==> v8 <==
## my_chip
module my_chip (
    input logic [11:0] io_in,  
    output logic [11:0] io_out,  
    input logic clock,
    input logic reset  
);
Settings: LEC_CHECK=0, CAP_MARGIN=30, CORE_ASPECT_RATIO=0.94, CORE_MARGIN=2, CORE_UTILIZATION=72, CTS_CLUSTER_DIAMETER=64, CTS_CLUSTER_SIZE=81, HOLD_SLACK_MARGIN=0.05, PLACE_DENSITY=0.36, SETUP_SLACK_MARGIN=1.65, SLEW_MARGIN=20, TNS_END_PERCENT=35; clock period 6.51 ns.
run.sh (not shown) runs the stock make flow with config.mk's settings and CLKGATE_MAP_FILE=.
==> inputs of v30, as changes to v8 <==
ABC_AREA = 1   (was unset)
CAP_MARGIN = 20   (was 30)
CORE_ASPECT_RATIO = unset   (was 0.94)
CTS_CLUSTER_DIAMETER = 399   (was 64)
CTS_CLUSTER_SIZE = unset   (was 81)
HOLD_SLACK_MARGIN = unset   (was 0.05)
PLACE_DENSITY = unset   (was 0.36)
SETUP_SLACK_MARGIN = unset   (was 1.65)
TNS_END_PERCENT = unset   (was 35)
==> flow/constraint.sdc (replaced) <==
create_clock -name core_clock -period 2.45 [get_ports {clock}]
set_input_delay 0.4900 -clock core_clock [delete_from_list [all_inputs] [get_ports {clock}]]
set_output_delay 0.4900 -clock core_clock [all_outputs]
set_load 0.01 [all_outputs]
==> inputs of v35, as changes to v8 <==
CAP_MARGIN = 20   (was 30)
CORE_ASPECT_RATIO = unset   (was 0.94)
CORE_UTILIZATION = 40   (was 72)
CTS_CLUSTER_DIAMETER = unset   (was 64)
CTS_CLUSTER_SIZE = unset   (was 81)
HOLD_SLACK_MARGIN = unset   (was 0.05)
PLACE_DENSITY = unset   (was 0.36)
SETUP_SLACK_MARGIN = unset   (was 1.65)
TNS_END_PERCENT = unset   (was 35)
==> flow/constraint.sdc (replaced) <==
create_clock -name core_clock -period 7.26 [get_ports {clock}]
set_input_delay 1.4520 -clock core_clock [delete_from_list [all_inputs] [get_ports {clock}]]
set_output_delay 1.4520 -clock core_clock [all_outputs]
set_load 0.01 [all_outputs]
==> comparison table <==
	v30	v35	v8
Run status	failed layout checks	finished clean	finished clean
Violated checks	negative setup slack	-	-
DIE HEIGHT	123.3 um	158.4 um	115.5 um
Net total in the final layout	1515	1111	1112
Total power after layout	5.479 mW	1.779 mW	2.006 mW
Fraction of standard cell area in multi-input logic	48.59%	50.74%	51.50%
Total combinational power	-	33.9 uW	41.1 uW
Highest-delay cell along the critical path	dfstp_4	dfrtp_1	dfrtp_1
# Post-CTS Setup Buffers	4	0	0
Worst reg2reg path startpoint	chipInterface_inst.inst_OTP_generator.lfsr[2]$_DFFE_PP1P_	chipInterface_inst.inst_OTP_generator.lfsr[4]$_DFFE_PP0P_	chipInterface_inst.inst_OTP_generator.lfsr[4]$_DFFE_PP0P_
Full die area	0.01519 sq mm	0.02508 sq mm	0.01417 sq mm
Clock share of power	51.4%	49.5%	49.9%
Data arrival, critical path	3.93 ns	4.90 ns	4.85 ns
Sequential cell area fraction in the yosys report	37.02%	39.78%	39.78%
Critical Path Max Stage Delay	0.63 ns	0.82 ns	0.81 ns
Sink of the worst hold path	chipInterface_inst.enter1_sync_.button_dff[1]$_DFF_P_	chipInterface_inst.enter0_sync_.button_dff[1]$_DFF_P_	chipInterface_inst.confirm_sync_.button_dff[1]$_DFF_P_
Net Sw Frac	24.24%	23.93%	23.29%
Post-synthesis simple-gate area fraction	27.35%	19.94%	19.94%

==> 09-25 <==
==> flow/design.v <==
module ChipInterface #(parameter FRE = 25000000, parameter DEBOUNCE = FRE / 100) (
    input logic clock,
    input logic confirm,
    input logic clear,
    input logic algorithm_select_mode,
    input reset,
    input logic enter0, enter1,
    output logic [5:0] led
  );
  logic confirm_sync, clear_sync, enter0_sync, enter1_sync, algorithm_select_mode_sync;
  logic enter0_valid_press, enter1_valid_press, clear_valid_press, confirm_valid_press, algorithm_select_mode_valid_press;
  logic [11:0] password_current, password_next;
  logic [11:0] password_ref;
  logic [5:0] OTP;
  logic change_current, change_next;
  logic [31:0] cnt_current, cnt_next;
  logic [1:0] wrong_password_time_current, wrong_password_time_next;
  logic algorithm_selet_current, algorithm_selet_next;
  logic [2:0] algorithm_mode_current, algorithm_mode_next;
  password_generator password_generator_inst(
    .clock(clock),
    .reset(reset),  
    .algorithm_select(algorithm_mode_current),
    .OTP(OTP), 
    .password(password_ref));
  FF2_Synchronizer confirm_sync_ (
    .clock(clock),
    .button(confirm),
    .sync_button(confirm_sync)
  );
  FF2_Synchronizer clear_sync_ (
    .clock(clock),
    .button(clear),
    .sync_button(clear_sync)
  );
  FF2_Synchronizer enter0_sync_ (
    .clock(clock),
    .button(enter0),
    .sync_button(enter0_sync)
  );
  FF2_Synchronizer enter1_sync_ (
    .clock(clock),
    .button(enter1),
    .sync_button(enter1_sync)
  );
  FF2_Synchronizer algorithm_select_mode_sync_ (
    .clock(clock),
    .button(algorithm_select_mode),
    .sync_button(algorithm_select_mode_sync)
  );
  button_handler #(.COUNT_MAX(DEBOUNCE)) confirm_valid(.clock(clock), .reset(reset), .btn(confirm_sync), .valid_press(confirm_valid_press));
  button_handler #(.COUNT_MAX(DEBOUNCE)) clear_valid(.clock(clock), .reset(reset), .btn(clear_sync), .valid_press(clear_valid_press));
  button_handler #(.COUNT_MAX(DEBOUNCE)) enter0_valid(.clock(clock), .reset(reset), .btn(enter0_sync), .valid_press(enter0_valid_press));
  button_handler #(.COUNT_MAX(DEBOUNCE)) enter1_valid(.clock(clock), .reset(reset), .btn(enter1_sync), .valid_press(enter1_valid_press));
  button_handler #(.COUNT_MAX(DEBOUNCE)) algorithm_select_mode_valid(.clock(clock), .reset(reset), .btn(algorithm_select_mode_sync), .valid_press(algorithm_select_mode_valid_press));
  OTP_generator inst_OTP_generator(.clock(clock), .reset(reset), .change(change_current), .OTP(OTP));
  typedef enum logic [2:0] {IDLE = 3'b000, 
                            TIMEOUT = 3'b001, 
                            INPUT = 3'b010, 
                            VERIFY = 3'b011, 
                            PASS = 3'b100, 
                            FAIL = 3'b101, 
                            LOCK = 3'b110,
                            ALGO_SELECT = 3'b111} state_t;
  state_t current_state, next_state;
  always_ff @(posedge clock or posedge reset) begin 
    if(reset) begin
      current_state <= IDLE;
      password_current <= 0;
      change_current <= 0;
      wrong_password_time_current <= 0;
      algorithm_selet_current <= 0;
      algorithm_mode_current <= 0;
      cnt_current <= 0;
    end
    else begin
      current_state <= next_state;
      password_current <= password_next;
      change_current <= change_next;
      wrong_password_time_current <= wrong_password_time_next;
      algorithm_selet_current <= algorithm_selet_next;
      algorithm_mode_current <= algorithm_mode_next;
      cnt_current <= cnt_next;
    end
  end
  always_comb begin
    case(current_state)
      IDLE: begin
        wrong_password_time_next = wrong_password_time_current;
        algorithm_mode_next = algorithm_mode_current;
        if(cnt_current == 60 * FRE -1) begin
          next_state = TIMEOUT;
          password_next = 0;
          change_next = 1;
          algorithm_selet_next = 0;
          cnt_next = 0;
        end
        else if(algorithm_select_mode_valid_press) begin
            algorithm_selet_next = 1;
            next_state = INPUT;
            change_next = 0;
            password_next = 0;
            cnt_next = 0;
        end
        else if(enter0_valid_press)begin
           cnt_next = 0;
           next_state = INPUT;
           password_next = {password_current[10:0],1'b0};
           change_next = 0;
           algorithm_selet_next = 0;
        end 
        else if(enter1_valid_press)begin
           cnt_next = 0;
           next_state = INPUT;
           password_next = {password_current[10:0],1'b1};
           change_next = 0;
           algorithm_selet_next = 0;
        end 
        else begin
          cnt_next = cnt_current + 1;
          next_state = IDLE;
          password_next = 0;
          change_next = 0;
          algorithm_selet_next = 0;
        end
      end
      TIMEOUT: begin
        next_state = IDLE;
        wrong_password_time_next = wrong_password_time_current;
        cnt_next = cnt_current + 1;
        password_next = 0;
        change_next = 0;
        algorithm_selet_next = 0;
        algorithm_mode_next = algorithm_mode_current;
      end
      INPUT:begin
        wrong_password_time_next = wrong_password_time_current;
        cnt_next = 0;
        change_next = 0;
        algorithm_selet_next = algorithm_selet_current;
        algorithm_mode_next = algorithm_mode_current;
        if(confirm_valid_press) begin
           next_state = VERIFY;
           password_next = password_current;
        end
        else if(clear_valid_press) begin
           next_state = INPUT;
           password_next = 0;
        end
        else if(enter0_valid_press) begin
           next_state = INPUT;
           password_next = {password_current[10:0],1'b0};
        end 
        else if(enter1_valid_press)begin
           next_state = INPUT;
           password_next = {password_current[10:0],1'b1};
        end
        else begin
          next_state = INPUT;
          password_next = password_current;
        end
      end
      VERIFY: begin
        cnt_next = 0;
        password_next = 0;
        change_next = 0;
        algorithm_selet_next = algorithm_selet_current;
        algorithm_mode_next = algorithm_mode_current;
        if(password_current == password_ref) begin
            next_state = PASS;
            wrong_password_time_next = wrong_password_time_current;
        end
        else begin
            next_state = FAIL;
            wrong_password_time_next = wrong_password_time_current + 1;
        end
      end
      PASS: begin
        wrong_password_time_next = wrong_password_time_current;
        password_next = 0;
        algorithm_selet_next = algorithm_selet_current;
        algorithm_mode_next = algorithm_mode_current;
        if(cnt_current == 6 * FRE) begin
          if(algorithm_selet_current == 1) begin
              next_state = ALGO_SELECT;
              change_next = 0;
          end
          else begin
              next_state = IDLE;
              change_next = 1;
          end
          cnt_next = 0;
        end 
        else begin
          cnt_next = cnt_current + 1;
          next_state = PASS;
          change_next = 0;
        end
      end
      ALGO_SELECT : begin
        password_next = 0;
        cnt_next = 0;
        algorithm_selet_next = 0;
        wrong_password_time_next = wrong_password_time_current;
        if(confirm_valid_press) begin
           next_state = IDLE;
           algorithm_mode_next = algorithm_mode_current;
           change_next = 1;
        end
        else if(clear_valid_press) begin
           next_state = ALGO_SELECT;
           algorithm_mode_next = 0;
           change_next = 0;
        end
        else if(enter0_valid_press) begin
           next_state = ALGO_SELECT;
           algorithm_mode_next = {algorithm_mode_current[1:0],1'b0};
           change_next = 0;
        end 
        else if(enter1_valid_press)begin
           next_state = ALGO_SELECT;
           algorithm_mode_next = {algorithm_mode_current[1:0],1'b1};
           change_next = 0;
        end
        else begin
           next_state = ALGO_SELECT;
           algorithm_mode_next = algorithm_mode_current;
           change_next = 0;
        end
      end
      FAIL: begin
        algorithm_mode_next = algorithm_mode_current;
        wrong_password_time_next = wrong_password_time_current;
        password_next = 0;
        algorithm_selet_next = 0;
        if(cnt_current == 6 * FRE) begin
          change_next = 1;
          cnt_next = 0;
          next_state = LOCK;
        end 
        else begin
          cnt_next = cnt_current + 1;
          next_state = FAIL;
          change_next = 0;
        end
      end
      LOCK: begin
         algorithm_mode_next = algorithm_mode_current;
         cnt_next = cnt_current + 1;
         wrong_password_time_next = wrong_password_time_current;
         password_next = 0;
         algorithm_selet_next = 0;
         if(wrong_password_time_current == 1) begin
            if(cnt_current == 15 * FRE) begin
              next_state = IDLE;
              change_next = 1;
              cnt_next = 0;
            end
            else begin
              next_state = LOCK;
              change_next = 0;
            end
         end
         else if (wrong_password_time_current == 2) begin
            if(cnt_current == 30 * FRE) begin
              next_state = IDLE;
              change_next = 1;
              cnt_next = 0;
            end
            else begin
               next_state = LOCK;
              change_next = 0;
            end 
         end
         else begin
            if(cnt_current == 60 * FRE) begin
                 next_state = IDLE;
                 change_next = 1;
                 cnt_next = 0;
            end
            else begin
              next_state = LOCK;
              change_next = 0;
            end
         end
      end
    endcase
  end
  always_ff @(posedge clock or posedge reset) begin
    if(reset) led <= 6'b0;
    else if(current_state == PASS) led <= 6'b111111;
    else if(current_state == ALGO_SELECT) begin
        led <= {4'b0, algorithm_mode_current};
    end
    else if(current_state == FAIL) begin
    if ((cnt_current >= FRE*1 && cnt_current < FRE*2) || 
        (cnt_current >= FRE*3 && cnt_current < FRE*4) || 
        (cnt_current >= FRE*5 && cnt_current < FRE*6))
        led <= 6'b0; 
    else
        led <= 6'b111111; 
    end
    else if(current_state == LOCK) led <= 6'b101010;
    else led <= OTP;
  end
endmodule
module password_generator(
    input logic clock,
    input logic reset,  
    input logic [2:0] algorithm_select,
    input logic [5:0] OTP,
    output logic [11:0] password
);
  always_ff @(posedge clock or posedge reset) begin
      if(reset) begin
          password <= 0;
      end
      else begin
        case(algorithm_select)
            3'd0: password <= OTP * 2 + 1;                    
            3'd1: password <= (OTP << 2) ^ 12'hA3; 
            3'd2: password <= (OTP * 3) + (OTP >> 1);         
            3'd3: password <= ~(OTP * 5) & 12'hFFF;           
            3'd4: password <= (OTP * OTP) % 4096;             
            3'd5: password <= ((OTP << 3) - OTP) ^ 12'h3C3;   
            3'd6: password <= {OTP[2:0], OTP[5:3]} + 12'h55A; 
            3'd7: password <= (OTP * 9) & 12'hFFF;            
        endcase
      end
  end
endmodule
module OTP_generator(
    input logic clock,
    input logic change,
    input reset,
    output logic [5:0] OTP 
);
    logic [5:0] lfsr;
    always_ff @(posedge clock or posedge reset) begin
        if (reset)
            lfsr <= 6'b101101;  
        else if (change)
            lfsr <= {lfsr[4:0], lfsr[5] ^ lfsr[3]};
    end
    assign OTP = lfsr;
endmodule
module button_handler (
    input  logic clock,        
    input  logic reset,
    input  logic btn,         
    output logic valid_press  
);
    parameter COUNT_MAX = 250_000;
    logic btn_pre;
    logic [$clog2(COUNT_MAX):0] count;
    logic armed;
    always_ff @(posedge clock or posedge reset) begin
        if (reset)
            btn_pre <= 0;
        else
            btn_pre <= btn;
    end
    always_ff @(posedge clock or posedge reset) begin
        if (reset) begin
            count <= 0;
            valid_press <= 0;
            armed <= 1;
        end else begin
            valid_press <= 0;  
            if (btn && btn_pre) begin  
                if (armed) begin
                    if (count < COUNT_MAX - 1) begin
                        count <= count + 1;
                    end else begin
                        valid_press <= 1;  
                        armed <= 0;        
                        count <= 0;
                    end
                end
            end else begin
                count <= 0;
                if (!btn) 
                    armed <= 1; 
            end
        end
    end
endmodule
module FF2_Synchronizer(
  input logic clock,
  input logic button,
  output logic sync_button
);
  logic [1:0] button_dff;
  always_ff @(posedge clock) begin
    button_dff[0] <= button;
    button_dff[1] <= button_dff[0];
  end
  assign sync_button = button_dff[1];
endmodule
`default_nettype none
module my_chip (
    input logic [11:0] io_in,  
    output logic [11:0] io_out,  
    input logic clock,
    input logic reset  
);
    ChipInterface #(.FRE(25000)) chipInterface_inst(
        .clock(clock),
        .confirm(io_in[0]),
        .clear(io_in[1]),
        .algorithm_select_mode(io_in[2]),
        .reset(reset),
        .enter0(io_in[3]), 
        .enter1(io_in[4]),
        .led(io_out[5:0])
    );
    assign io_out[11:6] = 6'b0;
endmodule
==> flow/run.sh <==
#!/bin/bash
# the make line also repeats each setting of config.mk as NAME=value (left out here)
make -C /OpenROAD-flow-scripts/flow DESIGN_CONFIG=/design/flow/config.mk WORK_HOME=/design/flow/orfs CLKGATE_MAP_FILE= finish
==> flow/config.mk <==
export PLATFORM = sky130hd
export DESIGN_NAME = my_chip
export DESIGN_NICKNAME = my_chip
export VERILOG_FILES = /design/flow/design.v
export SDC_FILE = /design/flow/constraint.sdc
export NUM_CORES = 4
export LEC_CHECK = 0
export ABC_AREA = 1
export CAP_MARGIN = 20
export CORE_MARGIN = 2
export CORE_UTILIZATION = 62
export CTS_CLUSTER_DIAMETER = 358
export CTS_CLUSTER_SIZE = 96
export PLACE_DENSITY = 0.42
export SLEW_MARGIN = 20
export TNS_END_PERCENT = 10
==> flow/constraint.sdc <==
create_clock -name core_clock -period 6.5 [get_ports {clock}]
set_input_delay 1.3000 -clock core_clock [delete_from_list [all_inputs] [get_ports {clock}]]
set_output_delay 1.3000 -clock core_clock [all_outputs]
set_load 0.01 [all_outputs]
==> 04-08: changes against 09-25 <==
- CORE_UTILIZATION: 62 -> 72
- CTS_CLUSTER_DIAMETER: 358 -> 29
- CTS_CLUSTER_SIZE: 96 -> unset
- PLACE_DENSITY: 0.42 -> unset
- PLACE_DENSITY_LB_ADDON: unset -> 0.19
- SETUP_SLACK_MARGIN: unset -> 0.49
- TNS_END_PERCENT: 10 -> unset
==> flow/constraint.sdc (replaced) <==
create_clock -name core_clock -period 3.13 [get_ports {clock}]
set_input_delay 0.6260 -clock core_clock [delete_from_list [all_inputs] [get_ports {clock}]]
set_output_delay 0.6260 -clock core_clock [all_outputs]
set_load 0.01 [all_outputs]
==> commit_impl_results.txt <==
Store results of the implementation flow

- The run finished with no timing, DRC or antenna violations.
- The launch point of the critical path was reported as chipInterface_inst.inst_OTP_generator.lfsr[1].
* Area of the core: 16000 sq um
- Maximum number of pins on one net before global-route repair: 100
- The report lists the cells along the critical path as ha_1 -> inv_1 -> fa_1 -> fa_1 -> inv_1 -> fa_1 -> ha_1 -> nand2_1 -> nand2_1 -> nand2_1 -> nand2_1 -> nand2_1 -> a31oi_1 -> a21oi_1 -> o21ai_0 -> nand3_1.
* R2R setup slack: 2.48 ns
- Filler instances: 1379
The numbers above come from 09-25.

==> commit_impl_results.txt <==
Store results of the implementation flow

- The report lists the violated layout checks as negative setup slack.
* Filler instances: 865
* Final tally of setup violations: 7
- The flow ran to the end, but the layout failed its checks.
* R2R setup slack: -0.47 ns
* Cells traversed along the worst timing path: ha_4 -> inv_2 -> fa_2 -> fa_1 -> inv_1 -> fa_1 -> ha_4 -> nand3_2 -> nand2_2 -> buf_4 -> nand2_1 -> o211ai_1 -> a21oi_1 -> o21ai_1 -> nand4_1
* Maximum number of pins on one net before global-route repair: 46
- Final Worst Setup Slack: -0.466 ns
The numbers above come from 04-08.

Power figures rest on the tool's default switching activity, not on a simulated workload.
